== alpha ==
Design uart_pwm_top, start of the top module:
module uart_pwm_top (
    input  wire        clk,         
    input  wire        rst_n,       
    input  wire        uart_rx,     
    output wire [8:0]  pwm_out,     
    output wire [6:0] seg0,
    output wire [6:0] seg1,
    output wire [6:0] seg2,
    output wire [6:0] seg3,
    output wire [3:0] pkt_count
);
    wire        rx_valid;
    wire [15:0] rx_data;
    uart_rx #(.CLOCKS_PER_PULSE(434),  
              .BITS_PER_WORD(8), 
              .W_OUT(16) 
    ) uart_rx_inst (
        .clk(clk),
        .rst_n(rst_n),
        .rx(uart_rx),
        .m_data(rx_data),
        .m_valid(rx_valid)
    );
    wire [15:0] duty0, duty1, duty2, duty3, duty4, duty5, duty6, duty7, duty8;
    uart_pwm_data_store #(
        .WIDTH(16),
        .CHANNELS(9)
    ) data_store_inst (
        .clk(clk),
        .rst_n(rst_n),
        .rx_valid(rx_valid),
        .rx_data(rx_data),
        .pkt_count(pkt_count),
  ...
Size in the first run: about 1600 cells after synthesis, roughly 350 flip-flops, about 44 I/O pins, about 17000 sq um of cells after synthesis.
clock: 6.43 ns
lec_check: 0
cap_margin: 20
cell_pad_in_sites_detail_placement: 2
core_margin: 10
core_utilization: 46
cts_cluster_diameter: 373
gpl_timing_driven: 0
place_density_lb_addon: 0.02
slew_margin: 0
tns_end_percent: 25
run.sh (not shown) runs the stock make flow with config.mk's settings and CLKGATE_MAP_FILE=.
alpha reached the final stage; the timing, DRC and antenna checks on its layout passed.
Here is what was changed in the inputs of beta compared with alpha.
- SLEW_MARGIN changed from 0 to 20
- CORE_UTILIZATION changed from 46 to 40
- CTS_CLUSTER_DIAMETER removed (was 373)
- CORE_MARGIN changed from 10 to 2
- PLACE_DENSITY_LB_ADDON removed (was 0.02)
- CELL_PAD_IN_SITES_DETAIL_PLACEMENT removed (was 2)
- GPL_TIMING_DRIVEN removed (was 0)
- TNS_END_PERCENT removed (was 25)
- the clock period (ns, I/O delays scaled along) changed from 6.43 to 6.82
Results
Delta (beta minus alpha): layout filler cell count climbed 305; cell count along the critical path climbed 1; portion of total power attributed to the clock network dropped 3.5 points; wire length of the first global-routing pass dropped about 30%; switching power dropped 15%.
diff inputs: beta => gamma
- GPL_TIMING_DRIVEN now 0, previously not set
- CAP_MARGIN now 25, was 20
- CELL_PAD_IN_SITES_DETAIL_PLACEMENT now 1, previously not set
- the clock period (ns, I/O delays scaled along) now 20.0, was 6.82
Results
gamma vs beta: arrival time of the worst setup path up
The setup slack of gamma is larger than that of beta.
When the final numbers for gamma and beta were put side by side, the total routing resource utilization after global routing turned out to be smaller in beta.
According to the power report, total power for gamma is lower than for beta.
Compared with beta, in gamma worst-skew pair later-pin latency has increased; post-route core utilization went up.
Comparing the two runs side by side, gamma comes out ahead of beta on peak supply drop.
Relative to gamma, the following input files were edited for delta:
- MAX_ROUTING_LAYER newly set to met4
- GPL_TIMING_DRIVEN removed (was 0)
- CELL_PAD_IN_SITES_DETAIL_PLACEMENT removed (was 1)
- TNS_END_PERCENT newly set to 10
- CAP_MARGIN changed from 25 to 20
### Flow results
- delta ended with every stage complete and zero timing, DRC or antenna violations.
- gamma vs delta, beginning of the critical path: uart_rx_inst.m_data[7] vs uart_rx_inst.m_data[12]
- Summary of delta over gamma: clock share of power has decreased; relative area of clock buffers and inverters in the final design closely matched the old numbers; maximum clock skew at final layout fell by 6.7 ps.
- gamma → delta: headroom to the max-slew limit went down; worst hold slack held steady; maximum clock rate higher; design area shows a reduction of 2.2%.

uart_pwm_top again, from the RTL that the note above started with.
clock: 18.0 ns
lec_check: 0
cap_margin: 20
core_margin: 2
core_utilization: 65
max_routing_layer: met4
setup_slack_margin: 4.46
slew_margin: 20
tns_end_percent: 5
Change:
CORE_UTILIZATION = 71   (was 65)
MAX_ROUTING_LAYER = default   (was met4)
PLACE_DENSITY_LB_ADDON = 0.0   (was default)
SETUP_SLACK_MARGIN = default   (was 4.46)
TNS_END_PERCENT = default   (was 5)
clock period = 3.79 ns   (was 18.0 ns; I/O delays follow)
Setup slack got worse by 11 ns.
Sequential share of layout area rose by 0.42 points.
Final cell count fell by 0.60%.
Die area fell by 8.3%.
Register-to-register slack got worse by 14 ns.
Critical path depth stays the same.
Area after synthesis stays the same.
Flip-flop count is unchanged.
Hold slack got worse by 0.21 ns.
Synthesized cell count stays the same.
Global-route usage rose by 1.8 points.
Change:
CORE_UTILIZATION = 72   (was 71)
CTS_CLUSTER_DIAMETER = 36   (was default)
CTS_CLUSTER_SIZE = 28   (was default)
SETUP_SLACK_MARGIN = 1.08   (was default)
=> The new run passed the timing, DRC and antenna checks. Worst setup slack improves by 0.85 ns. Utilization went up by 6.2 points. First-iteration DRC count went up by 30%. Final area went up by 4.9%. Via count went up by 4.9%. Sequential power barely changes. Die size went down by 1.4%. Worst hold slack degrades by 0.059 ns. Global-route usage went up by 0.47 points.
Change:
ABC_AREA = 1   (was default)
CAP_MARGIN = 0   (was 20)
CTS_CLUSTER_SIZE = 14   (was 28)
GPL_ROUTABILITY_DRIVEN = 0   (was default)
PLACE_DENSITY_LB_ADDON = 0.16   (was 0.0)
SETUP_SLACK_MARGIN = 1.12   (was 1.08)
Routed wire length rises by 2.9%.
Hold slack is worse by 0.021 ns.
Worst setup slack gets worse by 0.016 ns.
Design area is lower by about 2%.
Register-to-register slack improves by 0.35 ns.

uart_pwm_top again, from the RTL that the note above started with.
==> flow/config.mk <==
export PLATFORM = sky130hd
export DESIGN_NAME = uart_pwm_top
export DESIGN_NICKNAME = uart_pwm_top
export VERILOG_FILES = /design/flow/design.v
export SDC_FILE = /design/flow/constraint.sdc
export NUM_CORES = 4
export LEC_CHECK = 0
export CAP_MARGIN = 15
export CELL_PAD_IN_SITES_GLOBAL_PLACEMENT = 1
export CORE_ASPECT_RATIO = 0.66
export CORE_MARGIN = 3
export CORE_UTILIZATION = 40
export CTS_CLUSTER_DIAMETER = 173
export CTS_CLUSTER_SIZE = 29
export GPL_ROUTABILITY_DRIVEN = 1
export HOLD_SLACK_MARGIN = 0.14
export MAX_ROUTING_LAYER = met4
export PLACE_DENSITY_LB_ADDON = 0.12
export SETUP_SLACK_MARGIN = -0.53
export SLEW_MARGIN = 20
export TNS_END_PERCENT = 10
==> flow/constraint.sdc <==
create_clock -name core_clock -period 20.0 [get_ports {clk}]
set_input_delay 4.0000 -clock core_clock [delete_from_list [all_inputs] [get_ports {clk}]]
set_output_delay 4.0000 -clock core_clock [all_outputs]
set_load 0.01 [all_outputs]
The baseline finished with timing, DRC and antenna clean.
Edit:
Settings changed: CAP_MARGIN 15 to 20, CELL_PAD_IN_SITES_GLOBAL_PLACEMENT 1 to not set, CORE_ASPECT_RATIO 0.66 to not set, CORE_MARGIN 3 to 2, CORE_UTILIZATION 40 to 71, CTS_CLUSTER_DIAMETER 173 to not set, CTS_CLUSTER_SIZE 29 to not set, GPL_ROUTABILITY_DRIVEN 1 to not set, HOLD_SLACK_MARGIN 0.14 to not set, MAX_ROUTING_LAYER met4 to not set, PLACE_DENSITY_LB_ADDON 0.12 to not set, SETUP_SLACK_MARGIN -0.53 to 0.74, TNS_END_PERCENT 10 to not set.
Clock period 20.0 ns to 3.79 ns, I/O delays scaled along.
After rerunning:
- wire length barely changes
- setup slack degrades by 12 ns
- design area goes up by about 3.7%
- die area fell by about 44%
- core utilization increases by 36 points
Edit:
Settings changed: ABC_AREA set to 1, CAP_MARGIN 20 to 40, CORE_UTILIZATION 71 to 72, CTS_CLUSTER_DIAMETER set to 29, CTS_CLUSTER_SIZE set to 15, PLACE_DENSITY_LB_ADDON set to 0.06, SETUP_SLACK_MARGIN 0.74 to 1.12.
Outcome:
- design area is higher by 7.6%
- clock power rose by about 80%
- power rose by about 40%
- hold slack is about the same
- wire length came out higher by 29%
- clock-buffer cell count rose by 33
- sequential power hardly moves
- register-to-register slack is better by 0.30 ns
- synthesized area shrinks by 1.2%
- die area falls by 2.5%
- setup slack gains 0.20 ns
Power figures rest on the tool's default switching activity, not on a simulated workload.
